## mips_pipeline
    module mips_pipeline(clk, rst, imem_addr, imem_rdata, dmem_addr, dmem_wdata, dmem_we, dmem_rdata);
For scale: roughly 1,600 flip-flops, roughly 72,000 um^2 of cells after synthesis.
==> flow/config.mk <==
export PLATFORM = sky130hd
export DESIGN_NAME = mips_pipeline
export DESIGN_NICKNAME = mips_pipeline
export VERILOG_FILES = /design/flow/design.v
export SDC_FILE = /design/flow/constraint.sdc
export NUM_CORES = 4
export LEC_CHECK = 0
export CAP_MARGIN = 20
export CELL_PAD_IN_SITES_GLOBAL_PLACEMENT = 2
export CORE_MARGIN = 8
export CORE_UTILIZATION = 19
export CTS_CLUSTER_DIAMETER = 263
export GPL_ROUTABILITY_DRIVEN = 1
export GPL_TIMING_DRIVEN = 1
export HOLD_SLACK_MARGIN = 0.21
export MAX_ROUTING_LAYER = met4
export PLACE_DENSITY_LB_ADDON = 0.06
export SETUP_SLACK_MARGIN = 2.88
export SLEW_MARGIN = 20
==> flow/constraint.sdc <==
create_clock -name core_clock -period 23.6 [get_ports {clk}]
set_input_delay 4.7200 -clock core_clock [delete_from_list [all_inputs] [get_ports {clk}]]
set_output_delay 4.7200 -clock core_clock [all_outputs]
set_load 0.01 [all_outputs]
run.sh (not shown) runs the stock make flow with config.mk's settings and CLKGATE_MAP_FILE=.
The starting point passed the timing, DRC and antenna checks.
==> next run, changes <==
Settings changed: CELL_PAD_IN_SITES_GLOBAL_PLACEMENT 2 to not set, CORE_MARGIN 8 to 2, CORE_UTILIZATION 19 to 40, CTS_CLUSTER_DIAMETER 263 to not set, GPL_ROUTABILITY_DRIVEN 1 to not set, GPL_TIMING_DRIVEN 1 to not set, HOLD_SLACK_MARGIN 0.21 to not set, MAX_ROUTING_LAYER met4 to not set, PLACE_DENSITY set to 0.6, PLACE_DENSITY_LB_ADDON 0.06 to not set, SETUP_SLACK_MARGIN 2.88 to 4.01.
Clock period 23.6 ns to 14.6 ns, I/O delays scaled along.
What happened: Via count is higher by 1.7%. Wire length is lower by 30%. Clock power is higher by 29%. Final cell count is lower by 26%. Area after synthesis does not change. Clock-buffer cell count is lower by 61. Total power is higher by 46%. Final area is lower by 5.6%. Hold slack loses 0.015 ns. Core utilization is higher by 23 points. Die size is lower by 54%.
==> next run, changes <==
Settings changed: CAP_MARGIN 20 to 30, CELL_PAD_IN_SITES_DETAIL_PLACEMENT set to 1, HOLD_SLACK_MARGIN set to 0.1, PLACE_DENSITY 0.6 to not set, SETUP_SLACK_MARGIN 4.01 to not set, TNS_END_PERCENT set to 95.
Clock period 14.6 ns to 9.79 ns, I/O delays scaled along.
What happened:
- This time the run completed, yet does not pass: negative setup slack
- final cell count is higher by 0.61%
- global-route usage is higher by 2.1 points
- register-to-register slack degrades by 4.6 ns
- critical path depth is lower by 1
- worst hold slack improves by 0.013 ns
==> next run, changes <==
Settings changed: ABC_AREA set to 1, CAP_MARGIN 30 to 20, CELL_PAD_IN_SITES_DETAIL_PLACEMENT 1 to not set, CORE_UTILIZATION 40 to 62, HOLD_SLACK_MARGIN 0.1 to not set, PLACE_DENSITY set to 0.6, TNS_END_PERCENT 95 to not set.
Clock period 9.79 ns to 8.28 ns, I/O delays scaled along.
=> The new run produced a layout that fails on negative setup slack. Hold slack barely changes. Synthesized area goes up by 4.2%. Die size is lower by about 33%. Maximum frequency rose by about 0.4%. Total power rose by 23%. Sequential share of layout area drops by 0.85 points. Critical path depth grows by 5. Global-route usage is higher by 16 points. Cell count rose by about 27%. Cell area grows by 1.7%. Combinational power rises by about 36%.

---

Starting RTL as in the previous note.
clock: 17.5 ns
lec_check: 0
abc_area: 1
cap_margin: 20
cell_pad_in_sites_global_placement: 3
core_aspect_ratio: 1.41
core_margin: 7
core_utilization: 55
hold_slack_margin: 0.06
min_routing_layer: met1
place_density: 0.6
slew_margin: 5
The baseline never finished: it broke off in 3_1_place_gp_skip_io with GPL-0301.
==> next run, changes <==
ABC_AREA = unset   (was 1)
CELL_PAD_IN_SITES_GLOBAL_PLACEMENT = unset   (was 3)
CORE_ASPECT_RATIO = unset   (was 1.41)
CORE_MARGIN = 2   (was 7)
CORE_UTILIZATION = 60   (was 55)
HOLD_SLACK_MARGIN = 0.3   (was 0.06)
MIN_ROUTING_LAYER = unset   (was met1)
PLACE_DENSITY = unset   (was 0.6)
SETUP_SLACK_MARGIN = 1.71   (was unset)
SLEW_MARGIN = 20   (was 5)
clock period = 7.67 ns   (was 17.5 ns; I/O delays follow)
With this change the flow completed, yet does not pass: setup timing; area after synthesis drops by 4.0%; synthesized cell count is lower by 36%; die area goes down by 17%.
==> next run, changes <==
CORE_UTILIZATION = 72   (was 60)
CTS_CLUSTER_SIZE = 25   (was unset)
HOLD_SLACK_MARGIN = 0.28   (was 0.3)
PLACE_DENSITY_LB_ADDON = 0.0   (was unset)
SETUP_SLACK_MARGIN = -0.4   (was 1.71)
clock period = 8.31 ns   (was 7.67 ns; I/O delays follow)
The changed run finished but fails on setup timing.
Register-to-register slack improved by 650 ps.
Routed wire length grows by 2.8%.
Clock skew grows by 13 ps.
Core utilization grows by 13 points.
Power shrinks by 8.5%.
==> next run, changes <==
CORE_ASPECT_RATIO = 1.55   (was unset)
HOLD_SLACK_MARGIN = unset   (was 0.28)
PLACE_DENSITY = 0.37   (was unset)
PLACE_DENSITY_LB_ADDON = unset   (was 0.0)
SETUP_SLACK_MARGIN = 2.53   (was -0.4)
clock period = 8.51 ns   (was 8.31 ns; I/O delays follow)
After rerunning: The changed run produced a layout that fails on setup timing; final area is about the same; count of clock-buffer cells in the layout went down by 27; critical path depth does not change; die size is about the same; register-to-register slack degrades by 20 ps; sequential power barely changes; area after synthesis is unchanged; total power went down slightly; maximum frequency went down slightly; sequential share of layout area is about the same; global-route usage rose by 1.2 points.
==> next run, changes <==
CORE_ASPECT_RATIO = unset   (was 1.55)
CORE_UTILIZATION = 40   (was 72)
CTS_CLUSTER_SIZE = unset   (was 25)
PLACE_DENSITY = 0.6   (was 0.37)
SETUP_SLACK_MARGIN = unset   (was 2.53)
clock period = 14.6 ns   (was 8.51 ns; I/O delays follow)
=> With this change the flow completed without violations. Setup slack gains 5200 ps. Global-route usage fell by 21 points. Clock-buffer cell count rose by 43.
==> next run, changes <==
CORE_UTILIZATION = 70   (was 40)
CTS_CLUSTER_SIZE = 25   (was unset)
PLACE_DENSITY = unset   (was 0.6)
clock period = 11.7 ns   (was 14.6 ns; I/O delays follow)
After rerunning: The changed run finished but fails on setup timing; cell area is lower by 2.0%; global-route usage is higher by 17 points; final cell count is lower by about 13%; flip-flop count is unchanged; total power is higher by about 23%; register-to-register slack got worse by 1800 ps; first-iteration DRC count is higher by about 44%; setup slack got worse by 1800 ps; sequential share of layout area is higher by 1.0 points.

---

mips_pipeline again, from the RTL that the note above started with.
Settings: LEC_CHECK=0, CAP_MARGIN=20, CELL_PAD_IN_SITES_GLOBAL_PLACEMENT=0, CORE_MARGIN=2, CORE_UTILIZATION=70, CTS_CLUSTER_DIAMETER=105, CTS_CLUSTER_SIZE=14, GPL_ROUTABILITY_DRIVEN=1, GPL_TIMING_DRIVEN=1, HOLD_SLACK_MARGIN=-0.09, MAX_ROUTING_LAYER=met4, PLACE_DENSITY_LB_ADDON=0.06, SETUP_SLACK_MARGIN=-0.37, SLEW_MARGIN=20; clock period 10.9 ns.
The baseline completed, yet does not pass: negative setup slack.
==> next run, changes <==
Settings changed: CORE_UTILIZATION 70 to 72, CTS_CLUSTER_DIAMETER 105 to 32, CTS_CLUSTER_SIZE 14 to 33, HOLD_SLACK_MARGIN -0.09 to 0.21, PLACE_DENSITY set to 0.4, PLACE_DENSITY_LB_ADDON 0.06 to unset, SETUP_SLACK_MARGIN -0.37 to 2.09.
Clock period 10.9 ns to 8.18 ns, I/O delays scaled along.
Outcome:
- The new run completed, yet does not pass: negative setup slack
- clock skew rose by 0.024 ns
- maximum frequency fell by 1.6%
- clock power rose to 2.9 times its value
- global-route usage rose by 9.6 points
- via count rose by 13%
- power rose by 73%
- routed wire length rose by 19%
- design area rose by 8.0%
- sequential power rose by 33%
- setup slack got worse by 2.9 ns
==> next run, changes <==
Settings changed: CTS_CLUSTER_DIAMETER 32 to 263, CTS_CLUSTER_SIZE 33 to unset, HOLD_SLACK_MARGIN 0.21 to unset, PLACE_DENSITY 0.4 to unset, SETUP_SLACK_MARGIN 2.09 to unset.
Clock period 8.18 ns to 11.5 ns, I/O delays scaled along.
What happened:
- The new run finished with negative setup slack left
- synthesized area does not change
- non-clock buffer count goes down by 43
- total power goes down by 41%
- via count goes down by 7.7%
- count of clock-buffer cells in the layout goes down by 101
- worst setup slack gains 3.6 ns
==> next run, changes <==
Settings changed: CELL_PAD_IN_SITES_GLOBAL_PLACEMENT 0 to unset, CORE_UTILIZATION 72 to 57, CTS_CLUSTER_DIAMETER 263 to unset, GPL_ROUTABILITY_DRIVEN 1 to unset, GPL_TIMING_DRIVEN 1 to unset, MAX_ROUTING_LAYER met4 to unset, PLACE_DENSITY set to 0.6.
Clock period 11.5 ns to 8.28 ns, I/O delays scaled along.
The changed run finished with negative setup slack left.
Hold slack got worse by 0.013 ns.
Power grows by 42%.
Clock power went up by 44%.
==> next run, changes <==
Settings changed: CORE_UTILIZATION 57 to 72, CTS_CLUSTER_SIZE set to 58, PLACE_DENSITY 0.6 to 0.64.
Clock period 8.28 ns to 8.1 ns, I/O delays scaled along.
The changed run finished with negative setup slack left.
Fmax drops by 0.59%.
Clock skew stays flat.
Flip-flop count does not change.
Wire length climbs by 2.1%.
==> next run, changes <==
Settings changed: CELL_PAD_IN_SITES_DETAIL_PLACEMENT set to 1, CORE_UTILIZATION 72 to 40, CTS_CLUSTER_SIZE 58 to unset, PLACE_DENSITY 0.64 to unset, TNS_END_PERCENT set to 95.
Clock period 8.1 ns to 15.0 ns, I/O delays scaled along.
After rerunning: The new run finished with timing, DRC and antenna clean; die size grows by 79%; power shrinks by 46%; synthesized area is unchanged; non-clock buffer count shrinks by 40; final area grows by 1.2%; count of clock-buffer cells in the layout grows by 29; setup slack improved by 5.5 ns; core utilization shrinks by 36 points; wire length grows by 6.1%.

---

mips_pipeline again, from the RTL that the note above started with.
Settings: LEC_CHECK=0, CAP_MARGIN=15, CELL_PAD_IN_SITES_DETAIL_PLACEMENT=2, CELL_PAD_IN_SITES_GLOBAL_PLACEMENT=2, CORE_MARGIN=6, CORE_UTILIZATION=19, CTS_CLUSTER_DIAMETER=368, GPL_ROUTABILITY_DRIVEN=0, GPL_TIMING_DRIVEN=1, HOLD_SLACK_MARGIN=0.21, MAX_ROUTING_LAYER=met4, PLACE_DENSITY_LB_ADDON=0.17, SETUP_SLACK_MARGIN=-0.5, SLEW_MARGIN=20; clock period 20.4 ns.
Edit:
- ABC_AREA: default -> 1
- CAP_MARGIN: 15 -> 20
- CELL_PAD_IN_SITES_DETAIL_PLACEMENT: 2 -> default
- CELL_PAD_IN_SITES_GLOBAL_PLACEMENT: 2 -> 0
- CORE_MARGIN: 6 -> 2
- CORE_UTILIZATION: 19 -> 72
- CTS_CLUSTER_DIAMETER: 368 -> 314
- GPL_ROUTABILITY_DRIVEN: 0 -> 1
- HOLD_SLACK_MARGIN: 0.21 -> default
- PLACE_DENSITY: default -> 0.41
- PLACE_DENSITY_LB_ADDON: 0.17 -> default
- SETUP_SLACK_MARGIN: -0.5 -> default
- clock period: 20.4 -> 11.5 ns (I/O delays scaled with it)
What happened: The new run finished with negative setup slack left; via count is higher by 46%; power is higher by about 70%; cell area is lower by 3.7%; global-route usage is higher by 36 points; setup slack loses 4.6 ns; worst hold slack hardly moves; core utilization is higher by 58 points; synthesized cell count is higher by 57%; routed wire length is lower by 11%; count of clock-buffer cells in the layout is lower by 37.
Edit:
- CELL_PAD_IN_SITES_GLOBAL_PLACEMENT: 0 -> default
- CORE_UTILIZATION: 72 -> 68
- CTS_CLUSTER_DIAMETER: 314 -> default
- CTS_CLUSTER_SIZE: default -> 96
- GPL_ROUTABILITY_DRIVEN: 1 -> default
- GPL_TIMING_DRIVEN: 1 -> default
- MAX_ROUTING_LAYER: met4 -> default
- PLACE_DENSITY: 0.41 -> 0.37
- clock period: 11.5 -> 20.6 ns (I/O delays scaled with it)
Outcome:
- The changed run completed without violations
- via count drops by 5.0%
- routed wire length decreases by 5.3%
- cell count is about the same
- power falls by 45%
- non-clock buffer count shrinks by 54
- register-to-register slack gains 5.5 ns
- global-route usage is lower by 6.4 points

---

Setup of build 47:
mips_pipeline again, from the RTL that the note above started with.
export LEC_CHECK = 0
export CAP_MARGIN = 30
export CELL_PAD_IN_SITES_DETAIL_PLACEMENT = 1
export CORE_MARGIN = 10
export CORE_UTILIZATION = 56
export CTS_CLUSTER_SIZE = 31
export HOLD_SLACK_MARGIN = -0.09
export SETUP_SLACK_MARGIN = 0.95
export SLEW_MARGIN = 25
export TNS_END_PERCENT = 95
create_clock -name core_clock -period 9.53 [get_ports {clk}]
Ran to the end and failed final checks on negative setup slack: build 47.
The inputs of trial 29 differ from those of build 47 as listed below.
Settings: changing CORE_UTILIZATION from 56 to 27; changing HOLD_SLACK_MARGIN from -0.09 to 0.27; changing CAP_MARGIN from 30 to 25; removing SETUP_SLACK_MARGIN (formerly 0.95).
==> comparison <==
Every stage of trial 29 finished as expected; the final checks, on the other hand, flagged negative setup slack, which means the layout fails. Aggregate global-route resource usage sits lower in trial 29 than in build 47. Violation count after the first detailed-route iteration was higher in trial 29 than in build 47. Global routing met1 resource utilization down 21 points in trial 29 wrt build 47. Re adder-cell area share of the yosys netlist: no difference whatsoever between build 47 and trial 29. Summary: area of all placed cells without fillers, trial 29 worse than build 47. Max worst stage delay on the critical path across trial 29 and build 47: trial 29. Internal cell power on trial 29 is behind build 47. Any difference in logic area between trial 29 and build 47 is small enough to ignore.

---

job 7624:
mips_pipeline again, from the RTL that the note above started with.
export LEC_CHECK = 0
export ABC_AREA = 1
export CAP_MARGIN = 20
export CELL_PAD_IN_SITES_GLOBAL_PLACEMENT = 3
export CORE_ASPECT_RATIO = 1.84
export CORE_MARGIN = 7
export CORE_UTILIZATION = 55
export MAX_ROUTING_LAYER = met5
export MIN_ROUTING_LAYER = met2
export PLACE_DENSITY = 0.6
export SETUP_SLACK_MARGIN = -0.03
export SLEW_MARGIN = 5
create_clock -name core_clock -period 17.5 [get_ports {clk}]
Job 7624 | ERROR | global placement without I/O
### job 7624 -> job 6910
- changing CORE_ASPECT_RATIO from 1.84 to 1.41
- changing MAX_ROUTING_LAYER from met5 to met4
- removing SETUP_SLACK_MARGIN (formerly -0.03)
## What came out
- Flow for job 6910 halted at global placement without I/O, error code GPL-0301.
- Area of the core across job 7624 and job 6910: no real change.
- Job 7624 -> job 6910: initial standard-cell utilization of the core flat
- Diff job 6910..job 7624 | summed standard-cell area reported by yosys | unchanged
- Compare job 7624 and job 6910 | vertical die size lower: job 6910
- In job 6910, the number of cell rows came out 23 below the value in job 7624.
- Between job 7624 and job 6910, the die area does not differ in any meaningful way.
- Looking at die extent in x, job 6910 sits 14% higher than job 7624 does.
Input changes introduced in job 7543 (baseline for comparison: job 6910):
- CORE_UTILIZATION now 22, was 55
- ABC_AREA no longer set, was 1
- CELL_PAD_IN_SITES_GLOBAL_PLACEMENT no longer set, was 3
- MAX_ROUTING_LAYER no longer set, was met4
- Job 7543: full flow OK, the timing, DRC and antenna checks passed
- Going from job 6910 to job 7543, summed instance area of the synthesized netlist down 3000 um2, count of mapped cells out of synthesis down 3008, die area up about 130%, post-synthesis share of cell area spent on and-or and or-and gates down 9.4 points, xor/xnor cell area share of the yosys netlist up 0.49 points.
- On area of the synthesized netlist per yosys stat: job 7543 sits below job 6910.
- Going from job 6910 to job 7543, number of unique standard cell types used by synthesis grew by more than 10%.
Here is what was changed in the inputs of job 3212 compared with job 7543.
- changing CORE_MARGIN from 7 to 2
- removing PLACE_DENSITY (formerly 0.6)
- changing CORE_UTILIZATION from 22 to 61
- setting TNS_END_PERCENT to 40 for the first time
- setting CTS_CLUSTER_SIZE to 41 for the first time
- changing SLEW_MARGIN from 5 to 20
- removing CORE_ASPECT_RATIO (formerly 1.41)
- removing MIN_ROUTING_LAYER (formerly met2)
- setting HOLD_SLACK_MARGIN to 0.3 for the first time
- setting SETUP_SLACK_MARGIN to 1.71 for the first time
- changing the clock period (ns, I/O delays scaled along) from 17.5 to 7.67
[summary]
- Summary of job 7543 and job 3212: one run falls short of a clean finish, namely job 3212.
- Complete run, failing final checks: job 3212, reason negative setup slack.
- Min initial antenna violation count across job 7543 and job 3212: job 7543
- Number of clock buffers in the layout, job 7543 and job 3212: lower on job 7543
- Taking job 7543 as the reference, in job 3212 critical path depth dropped 2.4%; final critical-path setup slack shrank by 6110 ps; die size lost about 65%.
- Going from job 7543 to job 3212, global placer's final weighted congestion shrinks by 3.9%.
- Job 3212 vs job 7543, fraction of area in registers went up by 1.7 points.
- Going from job 7543 to job 3212, the total sequential power was found to have gone up by 120%.
- Between job 7543 and job 3212, the design area is higher for job 7543.
For job 5737, these inputs were changed with respect to job 3212:
- HOLD_SLACK_MARGIN: 0.3 -> unset
- MAX_ROUTING_LAYER: unset -> met4
- CTS_CLUSTER_SIZE: 41 -> unset
- GPL_ROUTABILITY_DRIVEN: unset -> 1
- CELL_PAD_IN_SITES_GLOBAL_PLACEMENT: unset -> 2
- CTS_CLUSTER_DIAMETER: unset -> 263
- SETUP_SLACK_MARGIN: 1.71 -> unset
- CORE_UTILIZATION: 61 -> 65
- GPL_TIMING_DRIVEN: unset -> 1
- TNS_END_PERCENT: 40 -> unset
- the clock period (ns, I/O delays scaled along): 7.67 -> 13.8
--- outcome ---
The flow did not stop early for job 5737: all stages ran, and the layout cleared the timing, DRC and antenna checks.
Job 3212 completed end to end; final checks failed (negative setup slack).
In job 5737 the growth of design area from synthesis to finish turned out 1.5 points lower than in job 3212.
Going from job 3212 to job 5737, clock-buffer cell count grew by 2.3%, hold slack shows a reduction of 3.1 ps.
Power and IR drop assume default switching activity.
